Design UART_FIFO, start of the top module:
module UART_FIFO(
    input clk,
    input reset,
    input [7:0] data_in,
    input data_valid,
    output [7:0] data_out
    );
Size in the first run: about 20000 sq um of cells after synthesis.
export LEC_CHECK = 0
export ABC_AREA = 1
export CAP_MARGIN = 20
export CORE_ASPECT_RATIO = 1.45
export CORE_MARGIN = 2
export CORE_UTILIZATION = 72
export CTS_CLUSTER_SIZE = 16
export SETUP_SLACK_MARGIN = 1.02
export SLEW_MARGIN = 20
create_clock -name core_clock -period 3.5 [get_ports {clk}]
run.sh (not shown) runs the stock make flow with config.mk's settings and CLKGATE_MAP_FILE=.
The baseline finished clean.
==> next run, changes <==
ABC_AREA = default   (was 1)
CORE_ASPECT_RATIO = default   (was 1.45)
CTS_CLUSTER_SIZE = default   (was 16)
SETUP_SLACK_MARGIN = 0.92   (was 1.02)
clock period = 3.43 ns   (was 3.5 ns; I/O delays follow)
What happened: Area after synthesis shrinks by 6.0%; setup slack degrades by 0.17 ns; clock skew is about the same; utilization grows by 1.8 points; wire length shrinks by 25%; flip-flop count stays the same; clock power grows by about 3%; via count shrinks by 28%.
==> next run, changes <==
ABC_AREA = 1   (was default)
CTS_CLUSTER_SIZE = 72   (was default)
SETUP_SLACK_MARGIN = -0.11   (was 0.92)
After rerunning:
- The new run finished with timing, DRC and antenna clean
- routed wire length is higher by 21%
- critical path depth is higher by 3
- sequential share of layout area is lower by 1.6 points
==> next run, changes <==
PLACE_DENSITY_LB_ADDON = 0.19   (was default)
SETUP_SLACK_MARGIN = 1.01   (was -0.11)
The new run finished with timing, DRC and antenna clean.
Combinational power rises by a few percent.
Design area rises slightly.
Via count rises slightly.
Die area does not change.
Setup slack improved by 0.33 ns.
Worst hold slack barely changes.
Routed wire length rises slightly.
Synthesized area stays the same.
Total power rises by a few percent.
Global-route usage barely changes.

---

## job 5929
UART_FIFO again, from the RTL that the note above started with.
==> flow/config.mk <==
export PLATFORM = sky130hd
export DESIGN_NAME = UART_FIFO
export DESIGN_NICKNAME = UART_FIFO
export VERILOG_FILES = /design/flow/design.v
export SDC_FILE = /design/flow/constraint.sdc
export NUM_CORES = 4
export LEC_CHECK = 0
export CAP_MARGIN = 20
export CORE_MARGIN = 2
export CORE_UTILIZATION = 72
export PLACE_DENSITY_LB_ADDON = 0.0
export SETUP_SLACK_MARGIN = 1.02
export SLEW_MARGIN = 20
==> flow/constraint.sdc <==
create_clock -name core_clock -period 3.43 [get_ports {clk}]
set_input_delay 0.6860 -clock core_clock [delete_from_list [all_inputs] [get_ports {clk}]]
set_output_delay 0.6860 -clock core_clock [all_outputs]
set_load 0.01 [all_outputs]
Job 5929 did not stop at any stage, and its layout met the timing, DRC and antenna checks.
### job 5929 -> job 4094
- CORE_UTILIZATION now 71, was 72
- PLACE_DENSITY_LB_ADDON now 0.09, was 0.0
- CTS_CLUSTER_DIAMETER now 91, previously not set
Notes after the runs:
No run among job 4094 and job 5929 stopped early or left any final violation; all are clean.
From job 5929 to job 4094 the numbers moved as follows: non-clock buffer count now sits lower; worst setup slack after layout now sits higher; met2 layer usage reported by global route now sits lower; flop share of the area now sits at about the same level; die outline height now sits higher.
Relative to job 5929, routed length on met2 has increased by about 2% in job 4094.
diff inputs: job 4094 => job 1690
- swapping 1.02 for 1.01 in SETUP_SLACK_MARGIN
- putting CTS_CLUSTER_SIZE at 80 where nothing was set
- swapping 71 for 72 in CORE_UTILIZATION
- putting ABC_AREA at 1 where nothing was set
- clearing CTS_CLUSTER_DIAMETER, which used to be 91
- swapping 0.09 for 0.19 in PLACE_DENSITY_LB_ADDON
Findings:
- Summary — count of non-filler cells in the finished layout, job 1690 relative to job 4094: higher, by 938.
- Summary of the comparison: die area is higher in job 1690, relative to job 4094.
- [job 1690] portion of the layout cell area used by clock cells rose 0.60 points relative to job 4094
- Total number of vias of job 1690 exceeds that of job 4094 by more than a quarter.
- Compared with job 4094, summed area of non-filler cells in the final layout in job 1690 increased by a few percent.
- Between job 4094 and job 1690, routed wire length increased.
- multiplexers as the top logic cell family in the synthesized netlist was reported by job 4094, and simple AND/OR/NAND/NOR gates by job 1690.
- Relative to job 4094, job 1690 improves minimum clock period after layout.
- Looking at iteration-0 DRC count of the detailed router, job 1690 sits 80% above job 4094.
Modified inputs, job 9771 compared to job 1690
- GPL_ROUTABILITY_DRIVEN: unset -> 0
- CTS_CLUSTER_SIZE: 80 -> 72
- PLACE_DENSITY_LB_ADDON: 0.19 -> unset
- The final layout from job 9771, which completed every stage, passed the timing, DRC and antenna checks at the end of the flow.
- [compare] base=job 1690 new=job 9771: total track usage went up, power per standard cell area did not really move, clock-buffer cell count went down.
- On clock latency reported for the late side of the worst-skew pair, job 9771 and job 1690 are basically level.
- Looking at routed length on met2, job 9771 sits above job 1690.
Here is what was changed in the inputs of job 552 compared with job 9771.
- putting CTS_CLUSTER_DIAMETER at 25 where nothing was set
- clearing CTS_CLUSTER_SIZE, which used to be 72
- putting PLACE_DENSITY at 0.35 where nothing was set
- swapping 1.01 for 1.02 in SETUP_SLACK_MARGIN
- clearing ABC_AREA, which used to be 1
- clearing GPL_ROUTABILITY_DRIVEN, which used to be 0
Notes after the runs:
Re synthesized-area fraction occupied by adder cells: job 9771 was lower than job 552. Taking job 552 over job 9771, the tally of unique sky130hd cells used after synthesis ratio works out to 1.6. A worst hold path class of reg2reg is what job 9771 shows, while in2async belongs to job 552. Achievable frequency shrinks by a few percent when moving from job 9771 to job 552. When job 552 is set beside job 9771, its number of multi-input logic gates turns out to be 45% smaller. Job 552 vs. job 9771: wire length of the first global-routing pass went down by 10%. Looking at total met3 wirelength after detailed routing, job 552 sits 7.0% below job 9771. [compare] base=job 9771 new=job 552: synthesized-area fraction occupied by xor and xnor cells grew by 1.3 points; worst-case vdd ir drop has increased; number of buffers inserted during clock tree synthesis saw an increase; final critical-path required period rose by 0.13 ns.

---

== amber ==
Starting RTL as in the previous note.
clock: 3.43 ns
lec_check: 0
abc_area: 1
cap_margin: 20
core_aspect_ratio: 1.45
core_margin: 2
core_utilization: 72
cts_cluster_diameter: 363
cts_cluster_size: 10
place_density: 0.42
setup_slack_margin: 1.02
slew_margin: 35
amber has completed all stages; timing, DRC and antenna checks passed.
The following lists how juniper was set up differently from amber:
Settings: PLACE_DENSITY_LB_ADDON now 0.2, previously not set; HOLD_SLACK_MARGIN now 0.29, previously not set; SLEW_MARGIN now 20, was 35; CTS_CLUSTER_DIAMETER now 29, was 363; PLACE_DENSITY no longer set, was 0.42; ABC_AREA no longer set, was 1; CORE_ASPECT_RATIO now 0.93, was 1.45.
### Flow results
- amber → juniper: register-to-register slack saw a decrease, post-layout instance area went up about 5.6%, xor and xnor area share after synthesis increased 1.3 points.
- juniper -> amber: maximum number of buffers from clock root to sink delta 0, exact match
- juniper vs. amber: cell internal power dissipation +3.4 mW; final critical delay including setup and external delays +0.41 ns; via count -3183.
- The power drawn by the sequential cells number comes out higher for juniper vs amber.
- Between juniper and amber, it is juniper whose critical path depth is lower, by 3.

---

UART_FIFO again, from the RTL that the note above started with.
==> flow/design.v (excerpt) <==
module UART_FIFO(
    input clk,
    input reset,
    input [7:0] data_in,
    input data_valid,
    output [7:0] data_out
    );
==> flow/config.mk <==
export PLATFORM = sky130hd
export DESIGN_NAME = UART_FIFO
export DESIGN_NICKNAME = UART_FIFO
export VERILOG_FILES = /design/flow/design.v
export SDC_FILE = /design/flow/constraint.sdc
export NUM_CORES = 4
export LEC_CHECK = 0
export CAP_MARGIN = 20
export CORE_MARGIN = 2
export CORE_UTILIZATION = 71
export CTS_CLUSTER_SIZE = 34
export SETUP_SLACK_MARGIN = 2.26
export SLEW_MARGIN = 20
==> flow/constraint.sdc <==
create_clock -name core_clock -period 19.8 [get_ports {clk}]
set_input_delay 3.9600 -clock core_clock [delete_from_list [all_inputs] [get_ports {clk}]]
set_output_delay 3.9600 -clock core_clock [all_outputs]
set_load 0.01 [all_outputs]
The starting point completed without violations.
==> next run, changes <==
--- a/flow/config.mk
+++ b/flow/config.mk
@@ -8,6 +8,4 @@
 export CAP_MARGIN = 20
 export CORE_MARGIN = 2
-export CORE_UTILIZATION = 71
-export CTS_CLUSTER_SIZE = 34
-export SETUP_SLACK_MARGIN = 2.26
+export CORE_UTILIZATION = 66
 export SLEW_MARGIN = 20
==> flow/constraint.sdc (replaced) <==
create_clock -name core_clock -period 6.19 [get_ports {clk}]
set_input_delay 1.2380 -clock core_clock [delete_from_list [all_inputs] [get_ports {clk}]]
set_output_delay 1.2380 -clock core_clock [all_outputs]
set_load 0.01 [all_outputs]
Outcome: The new run passed the timing, DRC and antenna checks; routed wire length grows by about 3.3%; critical path depth goes up by 3; total power went up to 3.3 times its value; via count is about the same; non-clock buffer count is higher by 3; global-route usage is lower by 0.84 points; first-iteration DRC count goes down by 6.2%; synthesized area is unchanged; register-to-register slack degrades by 14 ns; die size rose by about 7%; clock power came out higher to 3.3 times its value.
==> next run, changes <==
--- a/flow/config.mk
+++ b/flow/config.mk
@@ -8,4 +8,6 @@
 export CAP_MARGIN = 20
 export CORE_MARGIN = 2
-export CORE_UTILIZATION = 66
+export CORE_UTILIZATION = 68
+export CTS_CLUSTER_SIZE = 98
+export PLACE_DENSITY = 0.36
 export SLEW_MARGIN = 20
==> flow/constraint.sdc (replaced) <==
create_clock -name core_clock -period 12.8 [get_ports {clk}]
set_input_delay 2.5600 -clock core_clock [delete_from_list [all_inputs] [get_ports {clk}]]
set_output_delay 2.5600 -clock core_clock [all_outputs]
set_load 0.01 [all_outputs]
The new run ran to the end with no violations.
Non-clock buffer count is unchanged.
Routed wire length shrinks by 2.1%.
Power fell by 53%.
Count of clock-buffer cells in the layout goes down by 7.

---

Setup of the baseline:
UART_FIFO again, from the RTL that the note above started with.
Settings: LEC_CHECK=0, CAP_MARGIN=20, CORE_MARGIN=2, CORE_UTILIZATION=66, CTS_CLUSTER_DIAMETER=30, MAX_ROUTING_LAYER=met4, SETUP_SLACK_MARGIN=2.26, SLEW_MARGIN=20; clock period 15.5 ns.
--- input diff the baseline..the candidate ---
Settings: a change of CORE_UTILIZATION from 66 to 40; a deleted SETUP_SLACK_MARGIN that had been 2.26; a deleted CTS_CLUSTER_DIAMETER that had been 30; a deleted MAX_ROUTING_LAYER that had been met4; a change of the clock period (ns, I/O delays scaled along) from 15.5 to 20.0.
Notes after the runs:
The candidate: flow completed, timing, DRC and antenna clean. The baseline | stages: all done | timing, DRC, antenna: all pass. There was hardly any difference in multi-input combinational gate total between the candidate and the baseline. The run with more setup slack is the candidate; the baseline has less. Looking at capturing element of the worst setup path, the m2.F4.mem[4][1] result is from the baseline; the m4.F4.mem[5][3] one comes from the candidate. [the candidate vs the baseline] via count: lower in the candidate. Category of the most critical setup path = input port to async pin: the candidate; category of the most critical setup path = input port to flip-flop: the baseline.

---

## run A
UART_FIFO again, from the RTL that the note above started with.
export LEC_CHECK = 0
export ABC_AREA = 1
export CAP_MARGIN = 20
export CELL_PAD_IN_SITES_DETAIL_PLACEMENT = 0
export CELL_PAD_IN_SITES_GLOBAL_PLACEMENT = 0
export CORE_ASPECT_RATIO = 0.91
export CORE_MARGIN = 2
export CORE_UTILIZATION = 72
export CTS_CLUSTER_DIAMETER = 38
export CTS_CLUSTER_SIZE = 79
export GPL_ROUTABILITY_DRIVEN = 1
export PLACE_DENSITY_LB_ADDON = 0.2
export SETUP_SLACK_MARGIN = 1.01
export SLEW_MARGIN = 0
create_clock -name core_clock -period 3.43 [get_ports {clk}]
Run A finished every stage and its layout cleared the timing, DRC and antenna checks.
diff inputs: run A => run B
Settings: a deleted ABC_AREA that had been 1; a deleted CTS_CLUSTER_SIZE that had been 79.
==> results <==
Share of synthesized area occupied by flip-flops and latches in run B is 3.1 points above run A.
Run B vs. run A: number of buffer and inverter stages on the critical path went down by 1.
Compared with run A, in run B core area went down 6.6%; post-layout instance count excluding filler cells now sits lower; routing usage on met2 went down 4.3 points; average vias per placed instance shows an increase of 9.2%.
Taking run A as the reference point, the overall global routing resource usage of run B falls by 5.4 points.
Diff run A -> run B: combinational share of power went up 3.7 points, post-synthesis chip area from yosys went down 1200 µm².
Looking at floorplan die area across both flows, run B is the stronger of the two, with run A trailing.
Setup slack of the critical path after layout in run B vs run A: down 0.10 ns
### run B -> run C
Settings: CELL_PAD_IN_SITES_DETAIL_PLACEMENT: 0 -> unset; CELL_PAD_IN_SITES_GLOBAL_PLACEMENT: 0 -> unset; SETUP_SLACK_MARGIN: 1.01 -> -0.24; CTS_CLUSTER_SIZE: unset -> 86; ABC_AREA: unset -> 1; HOLD_SLACK_MARGIN: unset -> 0.29; GPL_ROUTABILITY_DRIVEN: 1 -> unset; SLEW_MARGIN: 0 -> 20; CORE_ASPECT_RATIO: 0.91 -> unset; CTS_CLUSTER_DIAMETER: 38 -> unset.
### Flow results
- Delta (run C minus run B): part of the Yosys area used for sequential elements now sits lower; achievable clock frequency has remained practically unchanged.
- Compared with run B, run C shows clock network fraction of design power lower by 0.7 points.
- Going from run B to run C, the die area was enlarged.
- In the metrics for run B and run C, the one carrying the lower synthesized cell count is run B.
- In the flow results for run B and run C, the share of the clock period used by the worst path after layout is larger on run C.
- Taking run B over run C, the routed metal-1 wire length ratio works out to 0.892.
The inputs of run D differ from those of run C as listed below.
Settings: SETUP_SLACK_MARGIN changed from -0.24 to 1.02; CTS_CLUSTER_DIAMETER newly set to 393; PLACE_DENSITY_LB_ADDON changed from 0.2 to 0.0; HOLD_SLACK_MARGIN removed (was 0.29); TNS_END_PERCENT newly set to 5; ABC_AREA removed (was 1); CTS_CLUSTER_SIZE removed (was 86).
==> results <==
Run D has completed all stages; timing, DRC and antenna checks passed. Run D improves on run C in wire length. Run comparison: run D slowest cell on the critical path a21oi_2; run C slowest cell on the critical path dfrtp_1. Run D gives less setup slack at placement than run C did. Met2 routing resource usage after global routing: run D vs run C down 6.5 points.

---

Starting RTL as in the previous note.
export LEC_CHECK = 0
export CAP_MARGIN = 20
export CORE_MARGIN = 2
export CORE_UTILIZATION = 40
export CTS_CLUSTER_SIZE = 88
export MAX_ROUTING_LAYER = met4
export SLEW_MARGIN = 20
create_clock -name core_clock -period 20.0 [get_ports {clk}]
==> next run, changes <==
- CTS_CLUSTER_SIZE: 88 -> unset
- MAX_ROUTING_LAYER: met4 -> unset
- clock period: 20.0 -> 6.18 ns (I/O delays scaled with it)
Final cell count is about the same.
First-iteration DRC count is higher by 2.8%.
Synthesized cell count is unchanged.
==> next run, changes <==
- CORE_UTILIZATION: 40 -> 69
- CTS_CLUSTER_SIZE: unset -> 98
- clock period: 6.18 -> 18.5 ns (I/O delays scaled with it)
After rerunning:
- design area came out lower by a few percent
- worst hold slack barely changes
- clock power goes down by well over a third

---

Starting RTL as in the previous note.
==> flow/config.mk <==
export PLATFORM = sky130hd
export DESIGN_NAME = UART_FIFO
export DESIGN_NICKNAME = UART_FIFO
export VERILOG_FILES = /design/flow/design.v
export SDC_FILE = /design/flow/constraint.sdc
export NUM_CORES = 4
export LEC_CHECK = 0
export CAP_MARGIN = 20
export CORE_MARGIN = 2
export CORE_UTILIZATION = 40
export CTS_CLUSTER_SIZE = 11
export HOLD_SLACK_MARGIN = -0.02
export SLEW_MARGIN = 15
==> flow/constraint.sdc <==
create_clock -name core_clock -period 20.0 [get_ports {clk}]
set_input_delay 4.0000 -clock core_clock [delete_from_list [all_inputs] [get_ports {clk}]]
set_output_delay 4.0000 -clock core_clock [all_outputs]
set_load 0.01 [all_outputs]
Change:
CORE_UTILIZATION = 72   (was 40)
CTS_CLUSTER_SIZE = unset   (was 11)
HOLD_SLACK_MARGIN = unset   (was -0.02)
SETUP_SLACK_MARGIN = 1.01   (was unset)
SLEW_MARGIN = 20   (was 15)
clock period = 3.43 ns   (was 20.0 ns; I/O delays follow)
The new run went through all stages and came out clean.
Final cell count shrinks by 11%.
Setup slack gets worse by 13000 ps.
Synthesized cell count stays the same.
Flip-flop count does not change.
Count of clock-buffer cells in the layout falls by 8.
Core utilization increases by 39 points.
Hold slack degrades by 92 ps.
Routed wire length goes up by 5.3%.
Combinational power is higher to 6.6 times its value.
Change:
CORE_ASPECT_RATIO = 0.9   (was unset)
CTS_CLUSTER_DIAMETER = 29   (was unset)
CTS_CLUSTER_SIZE = 49   (was unset)
PLACE_DENSITY_LB_ADDON = 0.0   (was unset)
SETUP_SLACK_MARGIN = 1.02   (was 1.01)
Outcome: The new run finished clean; sequential share of layout area came out lower by 3.2 points; via count came out higher by about 9%; fmax goes down by about 9%; combinational power grows by about 10%; synthesized cell count is unchanged; power is higher by about 30%.
Change:
ABC_AREA = 1   (was unset)
CORE_ASPECT_RATIO = unset   (was 0.9)
CTS_CLUSTER_DIAMETER = unset   (was 29)
CTS_CLUSTER_SIZE = 79   (was 49)
PLACE_DENSITY_LB_ADDON = 0.19   (was 0.0)
SETUP_SLACK_MARGIN = 1.01   (was 1.02)
The new run went through all stages and came out clean.
Power came out lower by 25%.
Via count increases by about 25%.
Routed wire length is lower by 2.3%.
Clock power goes down by 39%.
Cell area went down by about 4.6%.
Non-clock buffer count came out lower by 32.
Worst setup slack is better by 240 ps.
Die area rose by 6.2%.
Core utilization goes down by 9.5 points.
Critical path depth grows by 3.
Power and IR drop assume default switching activity.
